## v16
// Lab4
module Lab4(CLK, RST, INSTR, PC, REG0, REG1, REG2, REG3, REG4, REG5, REG6, REG7, 
		inst_opcode, ALUopcode, ALU_result, Zero, outDMEM, ALU_A, ALU_B);
export LEC_CHECK = 0
export CAP_MARGIN = 20
export CORE_MARGIN = 2
export CORE_UTILIZATION = 68
export CTS_CLUSTER_DIAMETER = 103
export CTS_CLUSTER_SIZE = 27
export PLACE_DENSITY = 0.95
export SETUP_SLACK_MARGIN = -0.43
export SLEW_MARGIN = 20
export TNS_END_PERCENT = 5
create_clock -name core_clock -period 6.47 [get_ports {CLK}]
run.sh (not shown) runs the stock make flow with config.mk's settings and CLKGATE_MAP_FILE=.
Run status, v16: aborted in 5_1_grt, error GRT-0116
### v16 -> v50
# v16
export LEC_CHECK = 0
export CAP_MARGIN = 20
export CORE_MARGIN = 2
export CORE_UTILIZATION = 68
export CTS_CLUSTER_DIAMETER = 103
export CTS_CLUSTER_SIZE = 27
export PLACE_DENSITY = 0.95
export SETUP_SLACK_MARGIN = -0.43
export SLEW_MARGIN = 20
export TNS_END_PERCENT = 5
create_clock -name core_clock -period 6.47 [get_ports {CLK}]
# v50
export LEC_CHECK = 0
export CAP_MARGIN = 20
export CORE_MARGIN = 2
export CORE_UTILIZATION = 55
export SETUP_SLACK_MARGIN = -0.43
export SLEW_MARGIN = 20
export TNS_END_PERCENT = 5
create_clock -name core_clock -period 6.47 [get_ports {CLK}]
Notes after the runs:
None of the runs v16 and v50 ends with a clean layout.
Although v50 finished all stages, its layout failed final checks on setup timing.
Number of cells upsized or downsized after cts (v50 over v16): decrease, 205
Compared with v16, v50 shows a number of buffers inserted by post-CTS setup repair that is 24 lower.
Relative to v16, post-placement worst setup slack increased by 0.37 ns in v50.
Area fraction in compound gates of v50 is on par with v16.
Comparing v16 and v50, the lower total die area was measured on v16.
Summary of v50 over v16: area of the mapped netlist neither gained nor lost much, total cell area at the placement stage went up by 410 um2, async set or reset register ratio after synthesis now sits at about the same level, die span in x increased 21 um.
Inputs modified between v50 and v13:
# v50
export LEC_CHECK = 0
export CAP_MARGIN = 20
export CORE_MARGIN = 2
export CORE_UTILIZATION = 55
export SETUP_SLACK_MARGIN = -0.43
export SLEW_MARGIN = 20
export TNS_END_PERCENT = 5
create_clock -name core_clock -period 6.47 [get_ports {CLK}]
# v13
export LEC_CHECK = 0
export CAP_MARGIN = 20
export CORE_MARGIN = 2
export CORE_UTILIZATION = 66
export CTS_CLUSTER_SIZE = 54
export PLACE_DENSITY = 0.91
export SLEW_MARGIN = 20
export TNS_END_PERCENT = 35
create_clock -name core_clock -period 7.47 [get_ports {CLK}]
--- outcome ---
- For v13, the flow was terminated by a tool error in 5_1_grt and produced no final design.
- Comparing v13 and v50, the lower worst slack after detailed placement was measured on v50.
- Diff v50..v13 | number of clock sinks | negligible
- Re number of placed instances, taps included: v13 is 165 down on v50.
- The post-CTS resize count reported for v13 is greater than that of v50 by 270%.
- v50 → v13: total placed instance area went down by about 2.7%, count of distinct cell types in the synthesized netlist now sits at about the same level.
The inputs of v33 differ from those of v13 as listed below.
# v13
export LEC_CHECK = 0
export CAP_MARGIN = 20
export CORE_MARGIN = 2
export CORE_UTILIZATION = 66
export CTS_CLUSTER_SIZE = 54
export PLACE_DENSITY = 0.91
export SLEW_MARGIN = 20
export TNS_END_PERCENT = 35
create_clock -name core_clock -period 7.47 [get_ports {CLK}]
# v33
export LEC_CHECK = 0
export CAP_MARGIN = 20
export CORE_MARGIN = 2
export CORE_UTILIZATION = 40
export PLACE_DENSITY = 0.6
export SLEW_MARGIN = 20
create_clock -name core_clock -period 11.7 [get_ports {CLK}]
==> comparison <==
Per the final summary, v33 finished and its layout is clean on timing, DRC and antenna.
| floorplan-stage core utilization | v33 vs v13 | 27 points lower |
The die outline width in v13 is 0.78 times that in v33.
As far as count of library flops with an enable pin goes, v13 and v33 are indistinguishable; the numbers are identical.


Starting RTL as in the previous note.
clock: 7.69 ns
lec_check: 0
abc_area: 0
cap_margin: 20
core_margin: 2
core_utilization: 68
cts_cluster_size: 41
gpl_routability_driven: 1
max_routing_layer: met5
min_routing_layer: met1
place_density_lb_addon: 0.27
slew_margin: 20
tns_end_percent: 20
The baseline did not get past global routing.
==> next run, changes <==
Settings changed: ABC_AREA 0 to unset, CORE_UTILIZATION 68 to 57, CTS_CLUSTER_SIZE 41 to 53, GPL_ROUTABILITY_DRIVEN 1 to unset, MAX_ROUTING_LAYER met5 to unset, MIN_ROUTING_LAYER met1 to unset, PLACE_DENSITY set to 0.6, PLACE_DENSITY_LB_ADDON 0.27 to unset, SLEW_MARGIN 20 to 25, TNS_END_PERCENT 20 to unset.
Clock period 7.69 ns to 6.56 ns, I/O delays scaled along.
With this change the flow reached the layout checks and failed them: negative setup slack; synthesized cell count is unchanged; synthesized area stays the same; die size rose by 19%.
==> next run, changes <==
Settings changed: CELL_PAD_IN_SITES_GLOBAL_PLACEMENT set to 2, CORE_UTILIZATION 57 to 37, CTS_CLUSTER_SIZE 53 to unset, PLACE_DENSITY 0.6 to 0.82, SLEW_MARGIN 25 to 5, TNS_END_PERCENT set to 60.
Clock period 6.56 ns to 9.21 ns, I/O delays scaled along.
=>
- With this change the flow ran to the end with no violations
- design area is lower by roughly a tenth
- synthesized cell count does not change
- combinational power is lower by well over a third
- total power is lower by well over a third
- global-route usage is lower by 17 points
==> next run, changes <==
Settings changed: ABC_AREA set to 1, CELL_PAD_IN_SITES_GLOBAL_PLACEMENT 2 to unset, CORE_UTILIZATION 37 to 65, CTS_CLUSTER_SIZE set to 98, PLACE_DENSITY 0.82 to 0.38, SLEW_MARGIN 5 to 20, TNS_END_PERCENT 60 to unset.
Clock period 9.21 ns to 5.37 ns, I/O delays scaled along.
Effect:
- This time the run failed in global routing
- area after synthesis came out lower by a few percent
- die size came out lower by well over a third
- synthesized cell count goes up by a quarter to a third


Lab4 again, from the RTL that the note above started with.
clock: 11.3 ns
lec_check: 0
cap_margin: 15
cell_pad_in_sites_detail_placement: 2
cell_pad_in_sites_global_placement: 2
core_margin: 2
core_utilization: 65
cts_cluster_diameter: 219
gpl_timing_driven: 0
max_routing_layer: met5
place_density: 0.84
setup_slack_margin: 0.03
slew_margin: 0
The baseline did not get past global placement without I/O (GPL-0301).
Change:
Settings changed: CAP_MARGIN 15 to 20, CELL_PAD_IN_SITES_DETAIL_PLACEMENT 2 to not set, CELL_PAD_IN_SITES_GLOBAL_PLACEMENT 2 to not set, CORE_UTILIZATION 65 to 58, CTS_CLUSTER_DIAMETER 219 to not set, GPL_TIMING_DRIVEN 0 to not set, MAX_ROUTING_LAYER met5 to not set, PLACE_DENSITY 0.84 to 0.6, SETUP_SLACK_MARGIN 0.03 to not set, SLEW_MARGIN 0 to 20.
Clock period 11.3 ns to 6.81 ns, I/O delays scaled along.
Effect: This time the run finished with setup timing left. Synthesized area is unchanged. Synthesized cell count does not change. Die size increases by 12%.
Change:
Settings changed: CTS_CLUSTER_SIZE set to 53, TNS_END_PERCENT set to 5.
Clock period 6.81 ns to 11.3 ns, I/O delays scaled along.
After rerunning: Now the flow completed with no timing, DRC or antenna violations; final area goes down by 19%; sequential cell count is unchanged; worst setup slack gains 920 ps; wire length goes down by 29%; first-iteration DRC count falls by 48%; hold slack gets worse by 36 ps; power came out lower by 55%; utilization fell by 16 points; global-route usage is lower by 11 points; clock-buffer cell count increases by 1.
Change:
Settings changed: CORE_UTILIZATION 58 to 51, CTS_CLUSTER_SIZE 53 to not set, TNS_END_PERCENT 5 to not set.
Clock period 11.3 ns to 7.03 ns, I/O delays scaled along.
Now the flow completed, yet does not pass: setup timing.
Cell area grows by about 22%.
Total power grows by 110%.
Combinational power grows to 2.7 times its value.
Hold slack gains 38 ps.
Critical path depth grows by 7.
Register-to-register slack loses 3800 ps.
Worst setup slack loses 710 ps.
Via count grows by 13%.
Core utilization grows by 4.9 points.
Change:
Settings changed: CELL_PAD_IN_SITES_GLOBAL_PLACEMENT set to 2, CORE_UTILIZATION 51 to 40, PLACE_DENSITY 0.6 to 0.84.
Clock period 7.03 ns to 12.0 ns, I/O delays scaled along.
With this change the flow finished with timing, DRC and antenna clean.
Clock power goes down by 45%.
Power drops by 54%.
Wire length falls by 6.7%.


## run 1
Lab4 again, from the RTL that the note above started with.
// Lab4
module Lab4(CLK, RST, INSTR, PC, REG0, REG1, REG2, REG3, REG4, REG5, REG6, REG7, 
		inst_opcode, ALUopcode, ALU_result, Zero, outDMEM, ALU_A, ALU_B);
clock: 6.47 ns
lec_check: 0
cap_margin: 20
core_margin: 2
core_utilization: 61
cts_cluster_size: 41
place_density: 0.79
setup_slack_margin: -0.33
slew_margin: 20
tns_end_percent: 40
Flow for run 1 halted at global routing, error code GRT-0232.
Input changes introduced in run 2 (baseline for comparison: run 1):
- SETUP_SLACK_MARGIN changed from -0.33 to -0.35
- CTS_CLUSTER_DIAMETER newly set to 362
- MAX_ROUTING_LAYER newly set to met4
- PLACE_DENSITY changed from 0.79 to 0.67
- CORE_UTILIZATION changed from 61 to 68
Results
Status: run 2 FAILED at global routing (tool error). Compare run 2 and run 1 | die span in y higher: run 1. Summary of run 2 over run 1: buffer count from post-CTS setup fixing up 19, post-synth area from yosys stat shows no meaningful change, cell count after placement moved down, instance area at placement saw a decrease. Compare run 2 and run 1 | area enclosed by the die boundary lower: run 2. Relative to run 1, the estimated wirelength of the detail-placed design of run 2 is lower by 5.9%. Run 2 vs run 1 — routability-driven placement congestion ratio rose 0.0073. Taking run 1 as the reference, in run 2 instance count of the mapped netlist about even; total core area went down.
Modified inputs, run 3 compared to run 2
- HOLD_SLACK_MARGIN now 0.18, previously not set
- PLACE_DENSITY now 0.84, was 0.67
- SETUP_SLACK_MARGIN no longer set, was -0.35
- TNS_END_PERCENT no longer set, was 40
- CTS_CLUSTER_SIZE no longer set, was 41
- CELL_PAD_IN_SITES_GLOBAL_PLACEMENT now 2, previously not set
- CORE_UTILIZATION now 40, was 68
- CTS_CLUSTER_DIAMETER no longer set, was 362
- the clock period (ns, I/O delays scaled along) now 12.0, was 6.47
## What came out
In the flow results for run 2 and run 3, the post-placement cell area is larger on run 2. [run 3] count of H-tree levels built during CTS rose 1 relative to run 2. When run 3 is measured against run 2, its die size turns out 24000 sq um higher. Of run 2 and run 3, run 3 shows the lower number of buffers added for setup after CTS, with run 2 above it. Run 3 finished end to end and its layout was clean on timing, DRC and antenna. Comparing run 2 and run 3, the higher chip width was measured on run 3. Delta (run 3 minus run 2): HPWL reported at the end of detailed placement down about 2.6%; placement row count went up 21; standard cell core area up about 70%; initial cell density of the core decreased by 29 points relative to the old numbers; post-synthesis share of cell area spent on and-or and or-and gates flat. Register area share after synthesis delta (run 2 -> run 3): insignificant.
Power is estimated from default activity; no workload was simulated.
